Setup of v45:
==> flow/design.v (excerpt) <==
module Controller_FIR (
	input	[7:0] 	VPPG,             
	input 		  	Find_Setting,     
	input 		  	CLK,              
	input 		  	rst_n,            
	output 	[6:0] 	DC_Comp,          
	output 	[3:0] 	pga_Gain,         
	output 		  	LED_IR,           
	output 		  	LED_RED,          
	output  [19:0] 	Out_RED_Filtered, 
	output  [19:0] 	Out_IR_Filtered,  
	output  [3:0] 	LED_Drive         
);
Size: ~7100 cells after synthesis, about 68 I/O pins, ~68000 um2 of cells after synthesis.
clock: 7.05 ns
lec_check: 0
abc_area: 0
cap_margin: 30
cell_pad_in_sites_detail_placement: 0
cell_pad_in_sites_global_placement: 1
core_margin: 5
core_utilization: 65
cts_cluster_diameter: 36
setup_slack_margin: 1.72
slew_margin: 20
tns_end_percent: 50
run.sh (not shown) runs the stock make flow with config.mk's settings and CLKGATE_MAP_FILE=.
For v7, these inputs were changed with respect to v45:
# v45
export LEC_CHECK = 0
export ABC_AREA = 0
export CAP_MARGIN = 30
export CELL_PAD_IN_SITES_DETAIL_PLACEMENT = 0
export CELL_PAD_IN_SITES_GLOBAL_PLACEMENT = 1
export CORE_MARGIN = 5
export CORE_UTILIZATION = 65
export CTS_CLUSTER_DIAMETER = 36
export SETUP_SLACK_MARGIN = 1.72
export SLEW_MARGIN = 20
export TNS_END_PERCENT = 50
create_clock -name core_clock -period 7.05 [get_ports {CLK}]
# v7
export LEC_CHECK = 0
export ABC_AREA = 0
export CAP_MARGIN = 30
export CELL_PAD_IN_SITES_DETAIL_PLACEMENT = 2
export CELL_PAD_IN_SITES_GLOBAL_PLACEMENT = 3
export CORE_MARGIN = 5
export CORE_UTILIZATION = 47
export CTS_CLUSTER_DIAMETER = 36
export PLACE_DENSITY_LB_ADDON = 0.24
export SETUP_SLACK_MARGIN = 1.72
export SLEW_MARGIN = 20
export TNS_END_PERCENT = 50
create_clock -name core_clock -period 10.6 [get_ports {CLK}]
Findings:
Looking at the reports, v7 completed the entire flow and the layout it produced met the timing, design-rule and antenna checks.
Against v45, v7 comes in 0.65 points lower on sequential share of layout area.
The run showing the greater via count is v7.
Compared with v45, v7 shows a lower multi-input gate share of total cell area.
Taking v45 as the reference, in v7 final critical-path required period rose 1.81 ns; worst hold slack across all endpoints rose 0.030 ns; clock buffer count increased 22%.
v7 vs v45: routed metal-1 wire length up
Against v45 as the reference, v7 delivers a higher final cell count.
Setup changes, v7 to v4
# v7
export LEC_CHECK = 0
export ABC_AREA = 0
export CAP_MARGIN = 30
export CELL_PAD_IN_SITES_DETAIL_PLACEMENT = 2
export CELL_PAD_IN_SITES_GLOBAL_PLACEMENT = 3
export CORE_MARGIN = 5
export CORE_UTILIZATION = 47
export CTS_CLUSTER_DIAMETER = 36
export PLACE_DENSITY_LB_ADDON = 0.24
export SETUP_SLACK_MARGIN = 1.72
export SLEW_MARGIN = 20
export TNS_END_PERCENT = 50
create_clock -name core_clock -period 10.6 [get_ports {CLK}]
# v4
export LEC_CHECK = 0
export CAP_MARGIN = 20
export CORE_MARGIN = 2
export CORE_UTILIZATION = 40
export SLEW_MARGIN = 20
create_clock -name core_clock -period 7.24 [get_ports {CLK}]
- Changes observed in v4 relative to v7: met2 usage went down 36 points, shortest period the worst path allows lower.
- Looking only at arrival time of the worst setup path, and setting everything else aside, the lower value of v4 and v7 goes to v4.
- Between v4 and v7, final clock skew is lower for v4, v7 comes in above that.
- The higher chip footprint of v4 and v7 is in v4.
- Looking at global-route usage across v4 and v7, the one that comes out higher is v7.
- v4 vs v7 — wire length of the first global-routing pass dropped 160 mm.
--- input diff v4..v30 ---
# v4
export LEC_CHECK = 0
export CAP_MARGIN = 20
export CORE_MARGIN = 2
export CORE_UTILIZATION = 40
export SLEW_MARGIN = 20
create_clock -name core_clock -period 7.24 [get_ports {CLK}]
# v30
export LEC_CHECK = 0
export CAP_MARGIN = 20
export CORE_MARGIN = 2
export CORE_UTILIZATION = 72
export CTS_CLUSTER_DIAMETER = 224
export SLEW_MARGIN = 20
create_clock -name core_clock -period 5.94 [get_ports {CLK}]
Results
v30 finished all stages; layout check result: FAIL, due to negative setup slack.
Changes observed in v30 relative to v4: post-synthesis instance area flat.
Maximum number of pins on one net before global-route repair: v30 vs v4 down 1.8%
Relative to v30, the following input files were edited for v49:
# v30
export LEC_CHECK = 0
export CAP_MARGIN = 20
export CORE_MARGIN = 2
export CORE_UTILIZATION = 72
export CTS_CLUSTER_DIAMETER = 224
export SLEW_MARGIN = 20
create_clock -name core_clock -period 5.94 [get_ports {CLK}]
# v49
export LEC_CHECK = 0
export ABC_AREA = 1
export CAP_MARGIN = 20
export CORE_MARGIN = 2
export CORE_UTILIZATION = 72
export CTS_CLUSTER_DIAMETER = 224
export PLACE_DENSITY_LB_ADDON = 0.02
export SLEW_MARGIN = 20
export TNS_END_PERCENT = 5
create_clock -name core_clock -period 4.02 [get_ports {CLK}]
--- outcome ---
- Although v49 finished all stages, its layout failed final checks on negative setup slack.
- Compared with v30, in v49 cell area picked up an extra 4.4%.
- Number of distinct standard cells referenced by the synthesized netlist, v30 and v49: smaller value in v49
- Synthesized cell count in v49 is about 14% higher than in v30
- Delta (v49 minus v30): final-layout clock buffer total has decreased, post-route clock period utilization has increased.
- The run with more routed wire is v49, not v30.
- Fmax (v49 over v30): increase, 11%
- Of v30 and v49, v49 shows the lower xor-xnor portion of the synthesized cell area, with v30 above it.
- In the tables for v30 and v49, net total in the final layout reads higher with v49.
> inputs changed (v49 -> v57)
# v49
export LEC_CHECK = 0
export ABC_AREA = 1
export CAP_MARGIN = 20
export CORE_MARGIN = 2
export CORE_UTILIZATION = 72
export CTS_CLUSTER_DIAMETER = 224
export PLACE_DENSITY_LB_ADDON = 0.02
export SLEW_MARGIN = 20
export TNS_END_PERCENT = 5
create_clock -name core_clock -period 4.02 [get_ports {CLK}]
# v57
export LEC_CHECK = 0
export ABC_AREA = 1
export CAP_MARGIN = 20
export CORE_MARGIN = 2
export CORE_UTILIZATION = 72
export SLEW_MARGIN = 20
create_clock -name core_clock -period 5.5 [get_ports {CLK}]
### Flow results
In v57 the implementation completed, yet the final layout does not meet the checks, the culprit being negative setup slack.
v49 -> v57: number of cells in Yosys stat delta 0, exact match
Against v49, v57 comes in about 27% lower on total of cells resized after clock tree synthesis.
Summary — buffers plus inverters on the worst setup path, v57 relative to v49: lower, by 3.
For the final design area excluding fillers, v57 came in 1400 um2 lower than v49 did.
Re global-route usage: v49 was higher than v57.
As far as proportion of register bits with asynchronous set or reset after synthesis goes, v49 and v57 are indistinguishable; the numbers are identical.
Reported for v49 and v57, number of pins with negative max-slew slack in the final report turned out identical to the last digit.

========
## run 1
Starting RTL as in the previous note.
## Controller_FIR
module Controller_FIR (
	input	[7:0] 	VPPG,             
	input 		  	Find_Setting,     
	input 		  	CLK,              
	input 		  	rst_n,            
	output 	[6:0] 	DC_Comp,          
	output 	[3:0] 	pga_Gain,         
	output 		  	LED_IR,           
	output 		  	LED_RED,          
	output  [19:0] 	Out_RED_Filtered, 
	output  [19:0] 	Out_IR_Filtered,  
	output  [3:0] 	LED_Drive         
);
clock: 4.02 ns
lec_check: 0
abc_area: 1
cap_margin: 20
core_margin: 2
core_utilization: 72
cts_cluster_diameter: 224
place_density_lb_addon: 0.02
setup_slack_margin: -0.12
slew_margin: 20
tns_end_percent: 5
The layout from run 1, despite a flow that completed every stage, fails the layout checks, with the failing checks listed as negative setup slack.
Inputs modified between run 1 and run 2:
- CORE_UTILIZATION now 65, was 72
- ABC_AREA no longer set, was 1
- PLACE_DENSITY_LB_ADDON no longer set, was 0.02
- SETUP_SLACK_MARGIN no longer set, was -0.12
- CTS_CLUSTER_DIAMETER no longer set, was 224
- TNS_END_PERCENT no longer set, was 5
- the clock period (ns, I/O delays scaled along) now 7.45, was 4.02
## What came out
- Run 2 has completed all stages; timing, DRC and antenna checks passed.
- From run 1 to run 2 the numbers moved as follows: non-clock buffer instance count of the final layout dropped about 70%.
- As far as clock transition at the registers of the reported paths is concerned, run 2 and run 1 perform about the same.
- On data arrival time of the critical path, the lower figure sits with run 1, not run 2.
- What run 2 reported for first-pass GRT wire length has to be multiplied by 1.12 to get the figure for run 1.
Changes in run 3 relative to run 2:
- setting CTS_CLUSTER_DIAMETER to 280 for the first time
- changing the clock period (ns, I/O delays scaled along) from 7.45 to 5.92
==> results <==
Run 3: complete, dirty (negative setup slack)
Delta (run 3 minus run 2): met3 usage picked up an extra 2.0 points; setup slack down 0.93 ns; number of signal-net buffers in the layout grew by about 90%.
Run 2 → run 3: final design instance area without fill has increased, flip-flop count flat.
Final setup violation count (run 3 over run 2): increase, 19
#### Input delta (run 4 over run 3)
- putting ABC_AREA at 1 where nothing was set
- clearing CTS_CLUSTER_DIAMETER, which used to be 280
- swapping 65 for 68 in CORE_UTILIZATION
- swapping 5.92 for 5.16 in the clock period (ns, I/O delays scaled along)
Findings:
Of run 4 and run 3, not a single run came through the flow clean.
Diff run 3 -> run 4: highest attainable clock frequency went up by about 8%, utilization rose 3.8 points, final wirelength grew by about 10%.
Relative to run 3, hold slack decreased by 0.0031 ns in run 4.
Run comparison: run 3 capturing element of the worst setup path ir.output_data[18]; run 4 capturing element of the worst setup path red.output_data[18]
Start point of the critical path: red.order[0][3] -> run 4, ir.order[0][1] -> run 3
Run 4 vs. run 3: post-CTS setup buffer count lost about 12%.
For run 5, these inputs were changed with respect to run 4:
- ABC_AREA removed (was 1)
- CORE_UTILIZATION changed from 68 to 63
- the clock period (ns, I/O delays scaled along) changed from 5.16 to 4.75
==> results <==
Run 5 finished all stages; layout check result: FAIL, due to negative setup slack. Run 4 has higher met3 global-route usage than run 5. Run 4 -> run 5: number of buffers inserted for hold repair after clock tree synthesis delta 0, exact match. On cell area after synthesis, run 5 does better than run 4. Relative to run 4, the final count of negative-setup-slack endpoints measured on run 5 has increased by more than 10%. Final cell count ends up lower on run 5. [run 5] fraction of the mapped netlist area in simple logic gates fell 5.1 points relative to run 4. Between run 4 and run 5, the flow reports met2 routed wirelength decreasing by more than 10%. Going from run 4 to run 5, cell area saw a decrease, number of gates on the worst path with buffers counted saw an increase.

========
JK:
Starting RTL as in the previous note.
Settings: LEC_CHECK=0, ABC_AREA=1, CAP_MARGIN=20, CORE_MARGIN=2, CORE_UTILIZATION=72, CTS_CLUSTER_DIAMETER=224, PLACE_DENSITY_LB_ADDON=0.02, SLEW_MARGIN=20; clock period 5.2 ns.
Although it ran to completion, JK produced a layout that fails the final checks because of negative setup slack.
Inputs modified between JK and MS:
- swapping 20 for 5 in SLEW_MARGIN
- putting PLACE_DENSITY at 0.65 where nothing was set
- clearing PLACE_DENSITY_LB_ADDON, which used to be 0.02
- clearing CTS_CLUSTER_DIAMETER, which used to be 224
- swapping 5.2 for 4.5 in the clock period (ns, I/O delays scaled along)
==> comparison <==
From JK to MS the numbers moved as follows: synthesis-to-finish area growth now larger; non-filler instance count after layout picked up an extra 38; share of the clock period used by the worst path after layout has increased; worst slack on hold paths saw a decrease.
MS ran in full, but the layout does not pass; the checks complain about negative setup slack.
Going from JK to MS, total wire length now larger; core utilization higher.
Inputs modified between MS and AL:
- SLEW_MARGIN changed from 5 to 20
- CORE_UTILIZATION changed from 72 to 16
- ABC_AREA removed (was 1)
- PLACE_DENSITY removed (was 0.65)
- the clock period (ns, I/O delays scaled along) changed from 4.5 to 12.7
[summary]
Per the final summary, AL finished and its layout is clean on timing, DRC and antenna. Max post-synthesis sequential area ratio across AL and MS: AL. AL gives more die height than MS did. Re number of multi-input combinational cells in the layout: AL and MS aren't equal, and the lower value belongs to AL.
Changes in TR relative to AL:
- HOLD_SLACK_MARGIN: unset -> 0.3
- CORE_UTILIZATION: 16 -> 54
- CTS_CLUSTER_SIZE: unset -> 60
- the clock period (ns, I/O delays scaled along): 12.7 -> 5.39
--- outcome ---
Completing all stages was not enough for TR: its layout failed the final checks because of negative setup slack. Comparing AL and TR, the lower placed instance area is on TR. Higher count of fill cells added during filler insertion among AL and TR: AL. Looking at end of the critical path, the red.output_data[18] result is from AL; the ir.output_data[17] one comes from TR. TR ends up with a die width that is 300 µm lower than in AL. Going from AL to TR, worst path setup slack after routing down 6510 ps.
> inputs changed (TR -> PW)
- a change of CORE_UTILIZATION from 54 to 58
- an added TNS_END_PERCENT of 5
- an added SETUP_SLACK_MARGIN of -0.52
- a change of HOLD_SLACK_MARGIN from 0.3 to -0.08
- a change of the clock period (ns, I/O delays scaled along) from 5.39 to 7.47
Notes after the runs:
- PW: done, clean on timing, DRC and antenna
- [compare] base=TR new=PW: fraction of area in registers higher, initial antenna violation count lower, routed wire length lower, worst-skew pair later-pin latency lower.
- Taking PW over TR, the maximum frequency ratio works out to 0.883.
- Comparing first-pass GRT wire length for PW and TR, the bigger number came from PW.
- Per the comparison of PW with TR, depth of the worst register-to-register path now sits lower.
- Between PW and TR, portion of the clock cycle consumed by the worst path in the final layout is higher for TR, PW comes in under that.
- Compared with TR, PW shows a number of CTS-inserted buffers that is 2 lower.

========
== v5 ==
Starting RTL as in the previous note.
==> flow/config.mk <==
export PLATFORM = sky130hd
export DESIGN_NAME = Controller_FIR
export DESIGN_NICKNAME = Controller_FIR
export VERILOG_FILES = /design/flow/design.v
export SDC_FILE = /design/flow/constraint.sdc
export NUM_CORES = 4
export LEC_CHECK = 0
export CAP_MARGIN = 20
export CELL_PAD_IN_SITES_GLOBAL_PLACEMENT = 3
export CORE_MARGIN = 2
export CORE_UTILIZATION = 40
export CTS_CLUSTER_DIAMETER = 66
export PLACE_DENSITY = 0.59
export SLEW_MARGIN = 20
==> flow/constraint.sdc <==
create_clock -name core_clock -period 10.0 [get_ports {CLK}]
set_input_delay 2.0000 -clock core_clock [delete_from_list [all_inputs] [get_ports {CLK}]]
set_output_delay 2.0000 -clock core_clock [all_outputs]
set_load 0.01 [all_outputs]
v5: PASS, flow complete, no timing, DRC or antenna violations
Edits applied to the flow inputs when going from v5 to v11:
- removing CELL_PAD_IN_SITES_GLOBAL_PLACEMENT (formerly 3)
- changing CORE_UTILIZATION from 40 to 71
- removing CTS_CLUSTER_DIAMETER (formerly 66)
- removing PLACE_DENSITY (formerly 0.59)
- changing the clock period (ns, I/O delays scaled along) from 10.0 to 7.24
==> comparison <==
v11 completed every stage of the flow, and the final layout passed the timing, design-rule and antenna checks. In v11 the design area turned out 3.1% lower than in v5. Between v5 and v11, final critical-path share of the clock period increased. v11 vs v5, global-route wire length before repair went down by 27000 um. Taking v11 over v5, the routed length on met3 ratio works out to 1.8. sky130_fd_sc_hd__o41ai_1 as the master of the slowest instance on the critical path was reported by v5, and sky130_fd_sc_hd__fa_1 by v11. Comparing multi-input combinational area share for v11 and v5, the bigger number came from v11. v5 → v11: worst path buffer plus inverter count up 2, clock-buffer cell count down about 23%, starting utilization of the core area up 31 points, minimum clock period after layout down 0.17 ns.
Changes in v48 relative to v11:
- setting ABC_AREA to 1 for the first time
- setting PLACE_DENSITY_LB_ADDON to 0.03 for the first time
- changing CORE_UTILIZATION from 71 to 72
- changing the clock period (ns, I/O delays scaled along) from 7.24 to 4.28
Findings:
v48 had finished all stages when the layout checks came back failing, citing setup timing. | worst relative slew slack | v48 vs v11 | better |. Taking v48 as 1.0, v11 lands at 0.880 on cell count after synthesis. v11 → v48: number of cell instances after yosys synthesis up 966, simple logic cell fraction of the synthesized area up 5.1 points, total setup buffers inserted after CTS up 14, setup slack down 1.93 ns.
